==> inputs of run B <==
## ALU_ft
module ALU_ft (
    input              clk,
    input              rst,
    input      [31:0]  A,
    input      [31:0]  B,
    input      [2:0]   ALUControl,
    output reg [31:0]  Result,
    output reg         Zero,
    output reg         Carry,
    output reg         OverFlow,
    output reg         Negative,
    output reg         fault_detected_out
);
Settings: LEC_CHECK=0, ABC_AREA=1, CAP_MARGIN=30, CELL_PAD_IN_SITES_GLOBAL_PLACEMENT=0, CORE_ASPECT_RATIO=0.5, CORE_MARGIN=2, CORE_UTILIZATION=48, CTS_CLUSTER_DIAMETER=257, CTS_CLUSTER_SIZE=89, GPL_TIMING_DRIVEN=0, MAX_ROUTING_LAYER=met4, PLACE_DENSITY_LB_ADDON=0.15, SETUP_SLACK_MARGIN=-0.27, SLEW_MARGIN=30, TNS_END_PERCENT=5; clock period 3.15 ns.
run.sh (not shown) runs the stock make flow with config.mk's settings and CLKGATE_MAP_FILE=.
==> run F (differences from run B) <==
- ABC_AREA: 1 -> unset
- CELL_PAD_IN_SITES_GLOBAL_PLACEMENT: 0 -> unset
- CORE_UTILIZATION: 48 -> 72
- CTS_CLUSTER_DIAMETER: 257 -> 348
- CTS_CLUSTER_SIZE: 89 -> 99
- GPL_TIMING_DRIVEN: 0 -> unset
- MAX_ROUTING_LAYER: met4 -> unset
- PLACE_DENSITY: unset -> 0.77
- PLACE_DENSITY_LB_ADDON: 0.15 -> unset
- SETUP_SLACK_MARGIN: -0.27 -> 0.94
==> flow/constraint.sdc (replaced) <==
create_clock -name core_clock -period 3.22 [get_ports {clk}]
set_input_delay 0.6440 -clock core_clock [delete_from_list [all_inputs] [get_ports {clk}]]
set_output_delay 0.6440 -clock core_clock [all_outputs]
set_load 0.01 [all_outputs]
==> run E (differences from run B) <==
- ABC_AREA: 1 -> unset
- CAP_MARGIN: 30 -> 20
- CELL_PAD_IN_SITES_GLOBAL_PLACEMENT: 0 -> unset
- CORE_ASPECT_RATIO: 0.5 -> unset
- CORE_UTILIZATION: 48 -> 66
- CTS_CLUSTER_DIAMETER: 257 -> unset
- CTS_CLUSTER_SIZE: 89 -> unset
- GPL_TIMING_DRIVEN: 0 -> unset
- MAX_ROUTING_LAYER: met4 -> unset
- PLACE_DENSITY_LB_ADDON: 0.15 -> unset
- SETUP_SLACK_MARGIN: -0.27 -> unset
- SLEW_MARGIN: 30 -> 20
- TNS_END_PERCENT: 5 -> unset
==> flow/constraint.sdc (replaced) <==
create_clock -name core_clock -period 4.87 [get_ports {clk}]
set_input_delay 0.9740 -clock core_clock [delete_from_list [all_inputs] [get_ports {clk}]]
set_output_delay 0.9740 -clock core_clock [all_outputs]
set_load 0.01 [all_outputs]
==> qor summary <==
| item | run E | run F | run B |
|---|---|---|---|
| CP peak stage delay | 0.69 ns | - | 0.54 ns |
| Sequential logic power | 0.860 mW | - | 1.32 mW |
| Syn Std Cell Area | 13200 um^2 | 13200 um^2 | 12720 um^2 |
| Vias in the first global route | 15200 | - | 13470 |
| DRT antenna net count | 0 | - | 0 |
| Power dissipated by switching net loads | 1.473 mW | - | 1.932 mW |
| Slew HR | 9.615% | - | 41.72% |
| Lkg Pwr | 7.683 nW | - | 7.546 nW |
| Vias | 16050 | - | 14910 |
| DRC errors left | 0 | - | 0 |
| Number of logged tool warnings | 95 | - | 92 |
| XOR/XNOR share of the synthesized area | 5.639% | 5.639% | 4.740% |
| Final estimated routing congestion in global placement | 1.247 | 1.389 | 1.126 |
| Multiplexer area fraction after synthesis | 19.22% | 19.22% | 0.07868% |
| Maximum number of pins on one net before global-route repair | 78 | - | 72 |
| Comb power | 1.87 mW | - | 2.09 mW |
| Number of ordinary and repair buffers in the finished layout | 390 | - | 205 |
| VDD IR max | 198.8 uV | - | 295.8 uV |
| Part of the cycle the worst path needs | 104.0% | - | 107.7% |
| Number of pins with negative max-slew slack in the final report | 0 | - | 0 |
| Clock-cell share of area | 1.784% | - | 1.914% |
| Worst Reg-to-Reg Cells | 8 | - | 12 |
| Top power group | combinational logic | - | combinational logic |
| Post-route cell area | 16910 um^2 | - | 14910 um^2 |
| Hold_buf cts | 0 | - | 0 |
| Outcome | failed layout checks | stopped before the end | failed layout checks |
| Last stage reached | - | 3_5_place_dp | - |
| Violated checks | setup timing | - | setup timing |
No activity file was given, so power comes from the tool's default toggle rates.
